job 104:
Design alu_unit, start of the top module:
module alu_unit (
    input  wire        clk,
    input  wire        rst,
    input  wire        in_valid,
    output wire        in_ready,
    input  wire [ 4:0] in_op,
    input  wire [31:0] in_a,
    input  wire [31:0] in_b,
    output reg         out_valid,
    output reg  [31:0] out_result,
    output reg         out_exc
);
Size in the first run: ~100 flip-flops, roughly 110 I/O pins, roughly 0.055 mm² of cells after synthesis.
clock: 63.2 ns
lec_check: 0
cap_margin: 20
core_margin: 2
core_utilization: 27
place_density: 0.6
slew_margin: 20
run.sh (not shown) runs the stock make flow with config.mk's settings and CLKGATE_MAP_FILE=.
Job 104 ran to completion and came out clean on the timing, design-rule and antenna checks.
For job 105, these inputs were changed with respect to job 104:
--- a/flow/config.mk
+++ b/flow/config.mk
@@ -7,0 +8 @@
+export ABC_AREA = 1
@@ -10 +11,3 @@
-export CORE_UTILIZATION = 27
+export CORE_UTILIZATION = 66
+export CTS_CLUSTER_DIAMETER = 206
+export HOLD_SLACK_MARGIN = 0.29
==> flow/constraint.sdc <==
create_clock -name core_clock -period 64.0 [get_ports {clk}]
set_input_delay 12.8000 -clock core_clock [delete_from_list [all_inputs] [get_ports {clk}]]
set_output_delay 12.8000 -clock core_clock [all_outputs]
set_load 0.01 [all_outputs]
### Flow results
- Between job 104 and job 105, the area fraction in mux cells is lower for job 105.
- Largest net degree at the start of global routing, job 104 and job 105, lower one = job 105.
- Taking job 104 as the reference, in job 105 die area shrank by 58%; sequential element share of the synthesized area essentially unchanged; internal power decreased by about 28% relative to the old numbers.
- Job 105: all stages done; final checks FAILED (negative setup slack).
- Job 105 vs job 104 on post-synthesis to final-layout area growth: job 105 is the lower one.

The RTL this note starts from:
==> flow/design.v <==
module ALU (
    input wire [4:0] ALUOp,
    input wire [31:0] A,
    input wire [31:0] B,
    output wire [31:0] Result,
    output wire ALUExp
);
  wire [31:0] add_sub_res;
  wire [31:0] slt_res;
  wire [31:0] sltu_res;
  wire [31:0] and_res;
  wire [31:0] nor_res;
  wire [31:0] or_res;
  wire [31:0] xor_res;
  wire [31:0] sll_res;
  wire [31:0] sr_res;
  wire [31:0] lui_res;
  wire [31:0] mul_res;   
  wire [31:0] andn_res;
  wire [31:0] orn_res;
  wire [63:0] sr64_result;
  wire [63:0] mul64_res;   
  wire [31:0] div_res;   
  wire        add_ovf;
  wire        sub_ovf;
  wire        div_exc;
  wire        add_exc;
  wire        sub_exc;
  wire [31:0] adder_a;
  wire [31:0] adder_b;
  wire        adder_cin;
  wire [31:0] adder_res;
  wire        adder_cout;
  assign adder_a = A;
  assign adder_b = (ALUOp == 5'b00001 | ALUOp == 5'b00010 | ALUOp == 5'b00011) ? ~B : B;
  assign adder_cin = (ALUOp == 5'b00001 | ALUOp == 5'b00010 | ALUOp == 5'b00011) ? 1'b1 : 1'b0;
  assign {adder_cout, adder_res} = adder_a + adder_b + adder_cin;
  assign add_sub_res = adder_res;
  assign add_exc = (adder_a[31] ~^ adder_b[31]) & (adder_a[31] ^ adder_res[31]);
  assign sub_exc = (adder_a[31] ~^ adder_b[31]) & (adder_a[31] ^ adder_res[31]);
  assign add_ovf = add_exc;
  assign sub_ovf = sub_exc;
  assign slt_res = {31'b0, ((A[31] & ~B[31]) | ((A[31] ~^ B[31]) & adder_res[31]))};
  assign sltu_res = {31'b0, ~adder_cout};
  assign and_res = A & B;
  assign or_res = A | B;
  assign andn_res = A & ~B;
  assign orn_res = A | ~B;
  assign nor_res = ~(A | B);
  assign xor_res = A ^ B;
  assign lui_res = B;
  assign sll_res = A << B[4:0];
  assign sr64_result = {{32{(ALUOp == 5'b01010) & A[31]}}, A[31:0]} >> B[4:0];
  assign sr_res = sr64_result[31:0];
  assign mul64_res = A * B;
  assign mul_res = mul64_res[31:0];
  assign div_res = (B == 32'b0) ? 32'b0 : A / B;
  assign div_exc = (B == 32'b0);
  assign Result = ({32{ALUOp == 5'b00000}}   & add_sub_res
                  |{32{ALUOp == 5'b00001}}   & add_sub_res
                  |{32{ALUOp == 5'b00010}}   & slt_res
                  |{32{ALUOp == 5'b00011}}  & sltu_res
                  |{32{ALUOp == 5'b00100}}   & and_res
                  |{32{ALUOp == 5'b00101}}   & nor_res
                  |{32{ALUOp == 5'b00110}}    & or_res
                  |{32{ALUOp == 5'b00111}}   & xor_res
                  |{32{ALUOp == 5'b01000}}   & sll_res
                  |{32{ALUOp == 5'b01001}}   & sr_res
                  |{32{ALUOp == 5'b01010}}   & sr_res
                  |{32{ALUOp == 5'b01011}}   & lui_res
                  |{32{ALUOp == 5'b01100}}  & andn_res
                  |{32{ALUOp == 5'b01101}}   & orn_res
                  |{32{ALUOp == 5'b01110}}   & mul_res
                  |{32{ALUOp == 5'b01111}}   & div_res
                  |{32{ALUOp == 5'b00000}} & 32'b0);
  assign ALUExp = ({1{ALUOp == 5'b00000}}    & add_ovf
                  |{1{ALUOp == 5'b00001}}    & sub_ovf
                  |{1{ALUOp == 5'b01111}}    & div_exc);
endmodule
module alu_unit (
    input  wire        clk,
    input  wire        rst,
    input  wire        in_valid,
    output wire        in_ready,
    input  wire [ 4:0] in_op,
    input  wire [31:0] in_a,
    input  wire [31:0] in_b,
    output reg         out_valid,
    output reg  [31:0] out_result,
    output reg         out_exc
);
  reg        v1;
  reg [ 4:0] op1;
  reg [31:0] a1;
  reg [31:0] b1;
  wire [31:0] alu_res;
  wire        alu_exc;
  assign in_ready = 1'b1;
  ALU u_alu (
      .ALUOp (op1),
      .A     (a1),
      .B     (b1),
      .Result(alu_res),
      .ALUExp(alu_exc)
  );
  always @(posedge clk) begin
    if (rst) begin
      v1        <= 1'b0;
      out_valid <= 1'b0;
    end else begin
      v1        <= in_valid;
      out_valid <= v1;
    end
    op1        <= in_op;
    a1         <= in_a;
    b1         <= in_b;
    out_result <= alu_res;
    out_exc    <= alu_exc;
  end
endmodule
Settings: LEC_CHECK=0, ABC_AREA=1, CAP_MARGIN=10, CELL_PAD_IN_SITES_DETAIL_PLACEMENT=2, CORE_MARGIN=2, CORE_UTILIZATION=40, CTS_CLUSTER_SIZE=42, GPL_ROUTABILITY_DRIVEN=0, MAX_ROUTING_LAYER=met4, MIN_ROUTING_LAYER=met2, PLACE_DENSITY=0.6, SLEW_MARGIN=30; clock period 64.0 ns.
The starting point aborted during 3_5_place_dp with DPL-0033.
Change:
==> flow/config.mk (replaced) <==
export PLATFORM = sky130hd
export DESIGN_NAME = alu_unit
export DESIGN_NICKNAME = alu_unit
export VERILOG_FILES = /design/flow/design.v
export SDC_FILE = /design/flow/constraint.sdc
export NUM_CORES = 4
export LEC_CHECK = 0
export CAP_MARGIN = 30
export CORE_MARGIN = 4
export CORE_UTILIZATION = 30
export CTS_CLUSTER_DIAMETER = 391
export CTS_CLUSTER_SIZE = 97
export PLACE_DENSITY = 0.6
export SLEW_MARGIN = 20
export TNS_END_PERCENT = 20
Effect:
- Now the flow passed the timing, design-rule and antenna checks
- die area goes up by 32%
- synthesized cell count shrinks by 14%
- synthesized area fell by 2.3%
Change:
--- a/flow/config.mk
+++ b/flow/config.mk
@@ -8,5 +8,7 @@
-export CAP_MARGIN = 30
-export CORE_MARGIN = 4
-export CORE_UTILIZATION = 30
-export CTS_CLUSTER_DIAMETER = 391
-export CTS_CLUSTER_SIZE = 97
+export ABC_AREA = 1
+export CAP_MARGIN = 20
+export CELL_PAD_IN_SITES_DETAIL_PLACEMENT = 2
+export CORE_MARGIN = 2
+export CORE_UTILIZATION = 40
+export CTS_CLUSTER_SIZE = 84
+export GPL_ROUTABILITY_DRIVEN = 0
@@ -15 +16,0 @@
-export TNS_END_PERCENT = 20
This time the run failed in 3_5_place_dp (DPL-0033).
Area after synthesis went up by a few percent.
Synthesized cell count climbs by about a fifth.
Die area fell by a quarter to a third.
Power figures rest on the tool's default switching activity, not on a simulated workload.
